==> inputs of build 28 <==
==> flow/design.v <==
`timescale 1ns/10ps
module MBF(CLK, RESET, IN_VALID, IN_DATA, X_DATA, Y_DATA, OUT_VALID);
input   CLK;
input   RESET;
input   IN_VALID;
input       [12:0]  IN_DATA;
output  reg [12:0]  X_DATA;
output  reg [12:0]  Y_DATA;
output  reg         OUT_VALID;
reg [5:0] data_cnt;
reg [12:0] s[0:10];
reg [12:0] in_data;
reg [33:0] y_h[0:11];
reg [33:0] y_l[0:11];
wire [17:0] H0, H1, H2, H3, H4, H5, H6, H7, H8, H9, H10, H11;
wire [17:0] L0, L1, L2, L3, L4, L5, L6, L7, L8, L9, L10, L11;
assign H0 = 18'd110592;
assign H1 = 18'd77824;
assign H2 = 18'd20480;
assign H3 = 18'd36864;
assign H4 = 18'd86016;
assign H5 = 18'd69632;
assign H6 = 18'd65536;
assign H7 = 18'd77824;
assign H8 = 18'd45056;
assign H9 = 18'd49152;
assign H10 = 18'd65536;
assign H11 = 18'd126976;
assign L0 = 18'd57344;
assign L1 = 18'd16384;
assign L2 = 18'd12288;
assign L3 = 18'd4096;
assign L4 = 18'd65536;
assign L5 = 18'd57344;
assign L6 = 18'd114688;
assign L7 = 18'd65536;
assign L8 = 18'd126976;
assign L9 = 18'd114688;
assign L10 = 18'd126976;
assign L11 = 18'd69632;
always@(posedge RESET or posedge CLK)
begin
    if (RESET) begin
        in_data <= 13'b0;
        s[0] <= 13'b0;
		s[1] <= 13'b0;
		s[2] <= 13'b0;
		s[3] <= 13'b0;
		s[4] <= 13'b0;
		s[5] <= 13'b0;	
		s[6] <= 13'b0;
		s[7] <= 13'b0;
		s[8] <= 13'b0;
		s[9] <= 13'b0;
		s[10] <= 13'b0;
 		y_h[0] <= 34'b0;
		y_h[1] <= 34'b0;
		y_h[2] <= 34'b0;
		y_h[3] <= 34'b0;
		y_h[4] <= 34'b0;
		y_h[5] <= 34'b0;	
		y_h[6] <= 34'b0;
		y_h[7] <= 34'b0;
		y_h[8] <= 34'b0;
		y_h[9] <= 34'b0;
		y_h[10] <= 34'b0;
		y_h[11] <= 34'b0;
		y_l[0] <= 34'b0;
		y_l[1] <= 34'b0;
		y_l[2] <= 34'b0;
		y_l[3] <= 34'b0;
		y_l[4] <= 34'b0;
		y_l[5] <= 34'b0;	
		y_l[6] <= 34'b0;
		y_l[7] <= 34'b0;
		y_l[8] <= 34'b0;
		y_l[9] <= 34'b0;
		y_l[10] <= 34'b0;
		y_l[11] <= 34'b0;
    end else begin
        in_data <= (IN_VALID) ? IN_DATA : 13'b0;
		s[0] <= in_data;
		s[1] <= s[0];
		s[2] <= s[1];
		s[3] <= s[2];
		s[4] <= s[3];
		s[5] <= s[4];
		s[6] <= s[5];
		s[7] <= s[6];
		s[8] <= s[7];
		s[9] <= s[8];
		s[10] <= s[9];
		y_h[0] <= H0 * in_data;
		y_h[1] <= H1 * s[0];
        y_h[2] <= H2 * s[1];
        y_h[3] <= H3 * s[2];
        y_h[4] <= H4 * s[3];
        y_h[5] <= H5 * s[4];
        y_h[6] <= H6 * s[5];
        y_h[7] <= H7 * s[6];
        y_h[8] <= H8 * s[7];
        y_h[9] <= H9 * s[8];
        y_h[10] <= H10 * s[9];
        y_h[11] <= H11 * s[10];
		y_l[0] <= L0 * in_data;
		y_l[1] <= L1 * s[0];
        y_l[2] <= L2 * s[1];
        y_l[3] <= L3 * s[2];
        y_l[4] <= L4 * s[3];
        y_l[5] <= L5 * s[4];
        y_l[6] <= L6 * s[5];
        y_l[7] <= L7 * s[6];
        y_l[8] <= L8 * s[7];
        y_l[9] <= L9 * s[8];
        y_l[10] <= L10 * s[9];
        y_l[11] <= L11 * s[10];
    end
end
reg [12:0] fk_x;
reg [12:0] fk_y;
always @ (posedge RESET or posedge CLK)
begin
	if (RESET) begin
		X_DATA <= 13'b0;
		Y_DATA <= 13'b0;
		fk_x <= 13'b0;
		fk_y <= 13'b0;
		OUT_VALID <= 1'b0;
	end else begin
		fk_y <= (((y_h[0] + y_h[1] + y_h[2] + y_h[3] + y_h[4] + y_h[5] + y_h[6] + y_h[7] + y_h[8] + y_h[9] + y_h[10] + y_h[11]) >> 20) & 14'd1) ? 
				(((y_h[0] + y_h[1] + y_h[2] + y_h[3] + y_h[4] + y_h[5] + y_h[6] + y_h[7] + y_h[8] + y_h[9] + y_h[10] + y_h[11]) >> 20) + 1'b1) >> 1 :
				((y_h[0] + y_h[1] + y_h[2] + y_h[3] + y_h[4] + y_h[5] + y_h[6] + y_h[7] + y_h[8] + y_h[9] + y_h[10] + y_h[11]) >> 21);
		fk_x <= (((y_l[0] + y_l[1] + y_l[2] + y_l[3] + y_l[4] + y_l[5] + y_l[6] + y_l[7] + y_l[8] + y_l[9] + y_l[10] + y_l[11]) >> 20) & 14'd1) ? 
				(((y_l[0] + y_l[1] + y_l[2] + y_l[3] + y_l[4] + y_l[5] + y_l[6] + y_l[7] + y_l[8] + y_l[9] + y_l[10] + y_l[11]) >> 20) + 1'b1) >> 1 :
				((y_l[0] + y_l[1] + y_l[2] + y_l[3] + y_l[4] + y_l[5] + y_l[6] + y_l[7] + y_l[8] + y_l[9] + y_l[10] + y_l[11]) >> 21);
		X_DATA <= fk_x;
		Y_DATA <= fk_y;
		OUT_VALID <= (fk_x) ? 1'b1 : 1'b0;
	end
end
endmodule
==> flow/run.sh <==
#!/bin/bash
# the make line also repeats each setting of config.mk as NAME=value (left out here)
make -C /OpenROAD-flow-scripts/flow DESIGN_CONFIG=/design/flow/config.mk WORK_HOME=/design/flow/orfs CLKGATE_MAP_FILE= finish
==> flow/config.mk <==
export PLATFORM = sky130hd
export DESIGN_NAME = MBF
export DESIGN_NICKNAME = MBF
export VERILOG_FILES = /design/flow/design.v
export SDC_FILE = /design/flow/constraint.sdc
export NUM_CORES = 4
export LEC_CHECK = 0
export CAP_MARGIN = 20
export CORE_MARGIN = 2
export CORE_UTILIZATION = 21
export CTS_CLUSTER_DIAMETER = 41
export GPL_ROUTABILITY_DRIVEN = 0
export HOLD_SLACK_MARGIN = 0.15
export MAX_ROUTING_LAYER = met4
export SETUP_SLACK_MARGIN = 1.63
export SLEW_MARGIN = 20
export TNS_END_PERCENT = 45
==> flow/constraint.sdc <==
create_clock -name core_clock -period 11.1 [get_ports {CLK}]
set_input_delay 2.2200 -clock core_clock [delete_from_list [all_inputs] [get_ports {CLK}]]
set_output_delay 2.2200 -clock core_clock [all_outputs]
set_load 0.01 [all_outputs]
==> build 30 (differences from build 28) <==
- CAP_MARGIN: 20 -> 35
- CELL_PAD_IN_SITES_GLOBAL_PLACEMENT: default -> 2
- GPL_TIMING_DRIVEN: default -> 0
- HOLD_SLACK_MARGIN: 0.15 -> 0.22
- MAX_ROUTING_LAYER: met4 -> met5
- MIN_ROUTING_LAYER: default -> met2
- SETUP_SLACK_MARGIN: 1.63 -> -0.08
- TNS_END_PERCENT: 45 -> 25
==> flow/constraint.sdc (replaced) <==
create_clock -name core_clock -period 3.71 [get_ports {CLK}]
set_input_delay 0.7420 -clock core_clock [delete_from_list [all_inputs] [get_ports {CLK}]]
set_output_delay 0.7420 -clock core_clock [all_outputs]
set_load 0.01 [all_outputs]
==> trial 46 (differences from build 28) <==
- CORE_UTILIZATION: 21 -> 58
- CTS_CLUSTER_DIAMETER: 41 -> default
- GPL_ROUTABILITY_DRIVEN: 0 -> default
- HOLD_SLACK_MARGIN: 0.15 -> default
- MAX_ROUTING_LAYER: met4 -> default
- SETUP_SLACK_MARGIN: 1.63 -> default
- TNS_END_PERCENT: 45 -> 35
==> flow/constraint.sdc (replaced) <==
create_clock -name core_clock -period 5.86 [get_ports {CLK}]
set_input_delay 1.1720 -clock core_clock [delete_from_list [all_inputs] [get_ports {CLK}]]
set_output_delay 1.1720 -clock core_clock [all_outputs]
set_load 0.01 [all_outputs]
==> qor summary <==
| item | build 28 | build 30 | trial 46 |
|---|---|---|---|
| Global routing usage on met3 | 1.15% | 24.7% | 2.51% |
| Critical Path Max Stage Delay | 0.55 ns | 0.57 ns | 0.55 ns |
| Outcome | no timing/DRC/antenna violations | failed layout checks | failed layout checks |
| Reasons for failing layout checks | - | negative setup slack | negative setup slack |
| Overall chip area | 184000 sq um | 184000 sq um | 67400 sq um |
| Avg Vias per Cell | 3.76 | 5.36 | 5.12 |
| Arrival time of data at the critical path endpoint | 7.35 ns | 6.77 ns | 6.64 ns |
| Initial antenna violation count | 0 | 3 | 0 |
| Comb/total area | 51.7% | 50.4% | 53.3% |
| X dimension of the die | 429 microns | 429 microns | 260 microns |
| Signal buffers share of area | 1.09% | 4.24% | 4.47% |
| Biggest fanout along the worst timing path | 6 | 3 | 4 |
| TritonCTS buffer count | 73 | 96 | 57 |
| First-pass iteration count of the detailed router | 5 | 7 | 7 |
| Worst slack at placement | 4.38 ns | -3.51 ns | -0.420 ns |
| Actual transition at the worst max-transition pin | 1.04 ns | 0.898 ns | 1.03 ns |
| Highest signal layer in the routed design | met4 | met5 | met4 |

* * *

==> inputs of build 1 <==
// MBF: RTL as listed in full above, without the edits since
Settings: LEC_CHECK=0, ABC_AREA=1, CAP_MARGIN=5, CORE_MARGIN=2, CORE_UTILIZATION=72, CTS_CLUSTER_SIZE=71, HOLD_SLACK_MARGIN=-0.06, SETUP_SLACK_MARGIN=0.31, SLEW_MARGIN=40; clock period 3.73 ns.
run.sh (not shown) runs the stock make flow with config.mk's settings and CLKGATE_MAP_FILE=.
==> trial 67 (differences from build 1) <==
Settings changed: CAP_MARGIN 5 to 20, CORE_ASPECT_RATIO from default to 1.57, CTS_CLUSTER_DIAMETER from default to 400, CTS_CLUSTER_SIZE 71 to default, HOLD_SLACK_MARGIN -0.06 to default, PLACE_DENSITY from default to 0.36, SETUP_SLACK_MARGIN 0.31 to default, SLEW_MARGIN 40 to 20, TNS_END_PERCENT from default to 10.
==> flow/constraint.sdc (replaced) <==
create_clock -name core_clock -period 3.91 [get_ports {CLK}]
set_input_delay 0.7820 -clock core_clock [delete_from_list [all_inputs] [get_ports {CLK}]]
set_output_delay 0.7820 -clock core_clock [all_outputs]
set_load 0.01 [all_outputs]
==> Slide: Implementation Results <==
Physical Implementation Snapshot

GRT
  – Met1 usage: 0.452

Final timing
  – Fin worst setup slack: -1.06 ns
  – Relative slew slack: 0.227
  – Final setup viols: 30

Routing
  – # diodes: 1

Cells and area
  – NonClk Buf Share: 0.0564

Run status
  – Violated checks: negative setup slack
  – Status: finished with violations
the above is filed under trial 67

==> Slide: Implementation Results <==
Physical Implementation Snapshot

Final timing
  – Final setup viols: 42
  – Fin worst setup slack: -1.45 ns

Cells and area
  – NonClk Buf Share: 0.0666

Run status
  – Violated checks: negative setup slack
  – Status: finished with violations

GRT
  – Met1 usage: 0.545

Routing
  – # diodes: 2
the above is filed under build 1

